## v30
## Cinema
module Cinema(input [17:0]SW, input clk, input rst, output reg [17:0]LEDR , input [3:0]KEY, output [7:0]HEX0,
			  output [7:0]HEX4, output [7:0]HEX5, output [7:0]HEX6, output [7:0]HEX7, output [7:0]HEX1, output [7:0]HEX2, output [7:0]HEX3);
Size in the first run: ~2,300 cells after synthesis, ~190 flip-flops, roughly 18,000 µm² of cells after synthesis.
make LEC_CHECK=0 ABC_AREA=0 CAP_MARGIN=0 CELL_PAD_IN_SITES_GLOBAL_PLACEMENT=0 CORE_MARGIN=2 CORE_UTILIZATION=70 CTS_CLUSTER_SIZE=33 MAX_ROUTING_LAYER=met5 PLACE_DENSITY_LB_ADDON=0.24 SLEW_MARGIN=20 TNS_END_PERCENT=80 finish   # period 10.1 ns
run.sh (not shown) runs the stock make flow with config.mk's settings and CLKGATE_MAP_FILE=.
[v30] flow finished | final checks: failed | reasons: setup timing
Input-level comparison between v46 and v30:
- PLACE_DENSITY_LB_ADDON removed (was 0.24)
- CTS_CLUSTER_DIAMETER newly set to 32
- PLACE_DENSITY newly set to 0.4
- CORE_UTILIZATION changed from 70 to 72
==> results <==
- On global-route usage: between v30 and v46, it ends up higher for v30.
- | v46 | all stages done | FAIL | setup timing |
- Post-layout instance area ends up higher on v30.
- Compared with v30, v46 shows a core outline area that is 790 µm² lower.
Input changes introduced in v57 (baseline for comparison: v46):
- clearing CTS_CLUSTER_DIAMETER, which used to be 32
- swapping 72 for 66 in CORE_UTILIZATION
- clearing CTS_CLUSTER_SIZE, which used to be 33
- swapping 2 for 3 in CORE_MARGIN
- swapping 0.4 for 0.65 in PLACE_DENSITY
- swapping 10.1 for 15.7 in the clock period (ns, I/O delays scaled along)
==> comparison <==
Not one of v46 and v57 finished clean. Final checks on v46, whose flow otherwise completed, came back failing, citing setup timing. Delta (v57 minus v46): register fraction of the total cell area picked up an extra 0.55 points, post-detailed-route wirelength per cell lost about 17%. Between v57 and v46, it is v57 whose placement-stage cell area is lower, by 2.5%. In the final reports, the cell area of v57 is smaller than that of v46.
The following lists how v9 was set up differently from v57:
- ABC_AREA: 0 -> unset
- PLACE_DENSITY: 0.65 -> unset
- CELL_PAD_IN_SITES_GLOBAL_PLACEMENT: 0 -> unset
- CORE_MARGIN: 3 -> 2
- CAP_MARGIN: 0 -> 20
- MAX_ROUTING_LAYER: met5 -> unset
- TNS_END_PERCENT: 80 -> unset
- CORE_UTILIZATION: 66 -> 43
- the clock period (ns, I/O delays scaled along): 15.7 -> 14.2
==> results <==
The flow for v9 finished, though final verification flagged setup timing.
In the tables for v57 and v9, global routing usage on met3 reads higher with v57.
Where clock skew is concerned, v57 is outperformed by v9.
The run showing the greater layout overhead on the synthesized area is v9.
From v57 to v9 the numbers moved as follows: non-clock buffer count increased 34, layout net count increased 1.3%, pin slew with the least headroom to its limit increased 57 ps.
The inputs of v10 differ from those of v9 as listed below.
- TNS_END_PERCENT newly set to 5
- CORE_UTILIZATION changed from 43 to 72
- CTS_CLUSTER_SIZE newly set to 98
- ABC_AREA newly set to 1
- CTS_CLUSTER_DIAMETER newly set to 371
- the clock period (ns, I/O delays scaled along) changed from 14.2 to 10.8
Results
v10 vs v9: number of core rows down. The flow ended early for v10: it failed with a tool error in global routing (5_1_grt). Compared with v9, v10 shows a lower worst slack at placement. v10 — core region area about 40% lower, v9 as reference. Post-synthesis cell count from yosys grows by more than 10% when moving from v9 to v10. v10 ended up with a lower die size than v9 did. Looking at die boundary height, v10 sits 23% lower than v9 does. In the metrics for v9 and v10, the one carrying the higher fraction of the mapped netlist area in adder cells is v10. From v9 to v10 the numbers moved as follows: post-synthesis share of cell area spent on xor and xnor gates shrank by 1.0 points; compound-gate portion of the synthesized area saw a decrease; simple logic cell fraction of the synthesized area has increased.

========
## before
Starting RTL as in the previous note.
make LEC_CHECK=0 ABC_AREA=1 CAP_MARGIN=20 CORE_MARGIN=2 CORE_UTILIZATION=44 CTS_CLUSTER_DIAMETER=326 CTS_CLUSTER_SIZE=100 HOLD_SLACK_MARGIN=0.27 PLACE_DENSITY_LB_ADDON=0.29 SLEW_MARGIN=20 TNS_END_PERCENT=10 finish   # period 20.0 ns
before: full flow OK, the timing, design-rule and antenna checks passed
The inputs of after differ from those of before as listed below.
# before
export LEC_CHECK = 0
export ABC_AREA = 1
export CAP_MARGIN = 20
export CORE_MARGIN = 2
export CORE_UTILIZATION = 44
export CTS_CLUSTER_DIAMETER = 326
export CTS_CLUSTER_SIZE = 100
export HOLD_SLACK_MARGIN = 0.27
export PLACE_DENSITY_LB_ADDON = 0.29
export SLEW_MARGIN = 20
export TNS_END_PERCENT = 10
create_clock -name core_clock -period 20.0 [get_ports {clk}]
# after
export LEC_CHECK = 0
export CAP_MARGIN = 20
export CORE_MARGIN = 6
export CORE_UTILIZATION = 40
export PLACE_DENSITY_LB_ADDON = 0.06
export SLEW_MARGIN = 20
create_clock -name core_clock -period 20.0 [get_ports {clk}]
Findings:
Every run in the comparison, before and after, completed the flow with a clean layout. before → after: transition time of the tightest slew-check pin went up 0.012 ns; period utilization saw an increase; least setup slack across all paths after layout went down by 0.51 ns. Re worst-case hold slack: after and before aren't equal, and the higher value belongs to after.

========
Setup of v6:
Cinema again, from the RTL that the note above started with.
clock: 20.0 ns
lec_check: 0
abc_area: 1
cap_margin: 20
core_aspect_ratio: 0.5
core_margin: 2
core_utilization: 71
cts_cluster_diameter: 326
cts_cluster_size: 100
hold_slack_margin: 0.27
place_density_lb_addon: 0.29
slew_margin: 20
tns_end_percent: 10
v6 went all the way through synthesis, placement and routing and the layout is clean on timing, DRC and antenna.
Setup changes, v6 to v7
Settings: a deleted HOLD_SLACK_MARGIN that had been 0.27; a deleted CORE_ASPECT_RATIO that had been 0.5; a deleted ABC_AREA that had been 1; a change of CORE_UTILIZATION from 71 to 34.
## What came out
Length of routed met2 wiring, v7 vs v6: up by more than 10%
Side by side, largest net degree at the start of global routing turned out lower in v7 than in v6.
Clock skew in v7 is 3.8 ps higher than in v6
Relative to v6, count of clock-buffer cells in the layout has decreased by 1 in v7.
